// top_module_d11
module top_module_d11(
    i_clk,
    i_reset,
    i_start,
    i_load,
    i_enc_dec,
    i_pt1,
    i_pt2,
    i_key1,
    i_key2,
    i_r,
    o_ct1,
    o_ct2,
    o_done
);
input  i_start;
input  i_clk;
input  i_reset;
input  i_enc_dec;
input  i_load;
input  [191 : 0] i_r;
input  [63 : 0] i_pt1;
input  [63 : 0] i_pt2;
input  [127 : 0] i_key1;
input  [127 : 0] i_key2;
output wire [63 : 0] o_ct1;
output wire [63 : 0] o_ct2;
output wire o_done;
parameter IDLE = 2'b0, ROUND_FW = 2'b10, ROUND_BW = 2'b11, HALT = 2'b01;
reg [3 : 0] rnd_cnt;
reg [3 : 0] rnd_next;
reg  subrnd_cnt;
reg  subrnd_next;
reg [1 : 0] state;
reg [1 : 0] next_state;
reg done_reg;
reg done_next;
reg sel1, sel2, sel3, sel4;
reg [3 : 0] rc_sel;
wire rk_sel;
wire [3 : 0] rc_in_xor;
reg enc_dec_reg;
reg enc_dec_next;
wire  [63:0] RCarray [15 : 0];
reg [63 : 0] RC_in;
assign  RCarray[0]  =  64'h0;
assign  RCarray[1]  =  64'h0;
assign  RCarray[2]  =  64'h0;
assign  RCarray[3]  =  64'h13198a2e03707344;
assign  RCarray[4]  =  64'ha4093822299f31d0;
assign  RCarray[5]  =  64'h082efa98ec4e6c89;
assign  RCarray[6]  =  64'h452821e638d01377;
assign  RCarray[7]  =  64'hbe5466cf34e90c6c;
assign  RCarray[8]  =  64'h7ef84f78fd955cb1;
assign  RCarray[9]  =  64'h85840851f1ac43aa;
assign  RCarray[10] =  64'hc882d32f25323c54;
assign  RCarray[11] =  64'h64a51195e0e3610d;
assign  RCarray[12] =  64'hd3b5a399ca0c2399;
assign  RCarray[13] =  64'hc0ac29b7c97c50dd;
assign  RCarray[14]  =  64'h0;
assign  RCarray[15]  =  64'h0;
always @(rc_sel or RCarray[12] or RCarray[13] or RCarray[2] or
         RCarray[3] or RCarray[4] or RCarray[5] or RCarray[6] or 
         RCarray[7] or RCarray[8] or RCarray[9] or RCarray[10] or 
         RCarray[11] or RCarray[0] or RCarray[1] or RCarray[14] or 
         RCarray[15])
    RC_in = RCarray[rc_sel];
wire [63 : 0] in_reg_next1;
wire [63 : 0] in_reg_next2;
wire [63 : 0] in_reg_out1;
wire [63 : 0] in_reg_out2;
wire [15 : 0] sbox_out1_b1;
wire [15 : 0] sbox_out2_b1;
wire [15 : 0] sbox_out3_b1;
wire [15 : 0] sbox_out4_b1;
wire [15 : 0] sbox_out5_b1;
wire [15 : 0] sbox_out6_b1;
wire [15 : 0] sbox_out7_b1;
wire [15 : 0] sbox_out8_b1;
  ...
Size in the first run: ~5900 cells after synthesis, about 910 flip-flops, about 0.058 mm^2 of cells after synthesis.
export LEC_CHECK = 0
export CAP_MARGIN = 0
export CORE_MARGIN = 2
export CORE_UTILIZATION = 72
export CTS_CLUSTER_DIAMETER = 355
export CTS_CLUSTER_SIZE = 46
export MAX_ROUTING_LAYER = met4
export PLACE_DENSITY = 0.66
export SETUP_SLACK_MARGIN = 1.28
export SLEW_MARGIN = 20
create_clock -name core_clock -period 4.61 [get_ports {i_clk}]
run.sh (not shown) runs the stock make flow with config.mk's settings and CLKGATE_MAP_FILE=.
The starting point aborted during global routing (GRT-0232).
Rerun with:
==> flow/config.mk (replaced) <==
export PLATFORM = sky130hd
export DESIGN_NAME = top_module_d11
export DESIGN_NICKNAME = top_module_d11
export VERILOG_FILES = /design/flow/design.v
export SDC_FILE = /design/flow/constraint.sdc
export NUM_CORES = 4
export LEC_CHECK = 0
export CAP_MARGIN = 20
export CORE_MARGIN = 2
export CORE_UTILIZATION = 40
export MAX_ROUTING_LAYER = met4
export SLEW_MARGIN = 20
export TNS_END_PERCENT = 65
==> flow/constraint.sdc (replaced) <==
create_clock -name core_clock -period 6.0 [get_ports {i_clk}]
set_input_delay 1.2000 -clock core_clock [delete_from_list [all_inputs] [get_ports {i_clk}]]
set_output_delay 1.2000 -clock core_clock [all_outputs]
set_load 0.01 [all_outputs]
What happened: This time the run ran to the end with no violations; synthesized area stays the same; synthesized cell count stays the same; die area increases by well over a third.
Rerun with:
--- a/flow/config.mk
+++ b/flow/config.mk
@@ -8,6 +8,6 @@
 export CAP_MARGIN = 20
 export CORE_MARGIN = 2
-export CORE_UTILIZATION = 40
+export CORE_UTILIZATION = 67
+export CTS_CLUSTER_SIZE = 35
 export MAX_ROUTING_LAYER = met4
 export SLEW_MARGIN = 20
-export TNS_END_PERCENT = 65
==> flow/constraint.sdc (replaced) <==
create_clock -name core_clock -period 4.04 [get_ports {i_clk}]
set_input_delay 0.8080 -clock core_clock [delete_from_list [all_inputs] [get_ports {i_clk}]]
set_output_delay 0.8080 -clock core_clock [all_outputs]
set_load 0.01 [all_outputs]
Effect:
- The new run aborted during global routing (GRT-0232)
- die area went down by well over a third
- synthesized cell count stays the same
- synthesized area stays the same
Rerun with:
--- a/flow/config.mk
+++ b/flow/config.mk
@@ -8,6 +8,4 @@
 export CAP_MARGIN = 20
 export CORE_MARGIN = 2
-export CORE_UTILIZATION = 67
-export CTS_CLUSTER_SIZE = 35
-export MAX_ROUTING_LAYER = met4
+export CORE_UTILIZATION = 58
 export SLEW_MARGIN = 20
==> flow/constraint.sdc (replaced) <==
create_clock -name core_clock -period 3.38 [get_ports {i_clk}]
set_input_delay 0.6760 -clock core_clock [delete_from_list [all_inputs] [get_ports {i_clk}]]
set_output_delay 0.6760 -clock core_clock [all_outputs]
set_load 0.01 [all_outputs]
- The new run produced a layout that fails on setup timing
- synthesized cell count is unchanged
- die area rose by 15%
- synthesized area stays the same

---

top_module_d11 again, from the RTL that the note above started with.
clock: 3.59 ns
lec_check: 0
abc_area: 1
cap_margin: 20
cell_pad_in_sites_detail_placement: 1
cell_pad_in_sites_global_placement: 3
core_margin: 2
core_utilization: 24
cts_cluster_size: 72
max_routing_layer: met4
place_density_lb_addon: 0.26
slew_margin: 20
The first run reached the layout checks and failed them: setup timing.
Rerun with:
Settings changed: ABC_AREA 1 to not set, CAP_MARGIN 20 to 0, CELL_PAD_IN_SITES_DETAIL_PLACEMENT 1 to not set, CELL_PAD_IN_SITES_GLOBAL_PLACEMENT 3 to not set, CORE_UTILIZATION 24 to 66, CTS_CLUSTER_SIZE 72 to not set, PLACE_DENSITY_LB_ADDON 0.26 to not set.
Clock period 3.59 ns to 4.04 ns, I/O delays scaled along.
What happened: With this change the flow died in global routing (5_1_grt) on ODB-0269; area after synthesis fell by about 4.5%; die area fell by 65%; synthesized cell count fell by about 25%.
Rerun with:
Settings changed: CAP_MARGIN 0 to 20, SETUP_SLACK_MARGIN set to 1.14.
Clock period 4.04 ns to 3.97 ns, I/O delays scaled along.
The new run never finished: it broke off in global routing (5_1_grt) (GRT-0232); area after synthesis does not change; synthesized cell count does not change; die size is unchanged.
Rerun with:
Settings changed: CORE_UTILIZATION 66 to 40, MAX_ROUTING_LAYER met4 to not set, SETUP_SLACK_MARGIN 1.14 to 0.1.
Clock period 3.97 ns to 5.75 ns, I/O delays scaled along.
The changed run finished with timing, DRC and antenna clean.
Synthesized cell count is unchanged.
Die size goes up by well over a third.
Area after synthesis does not change.
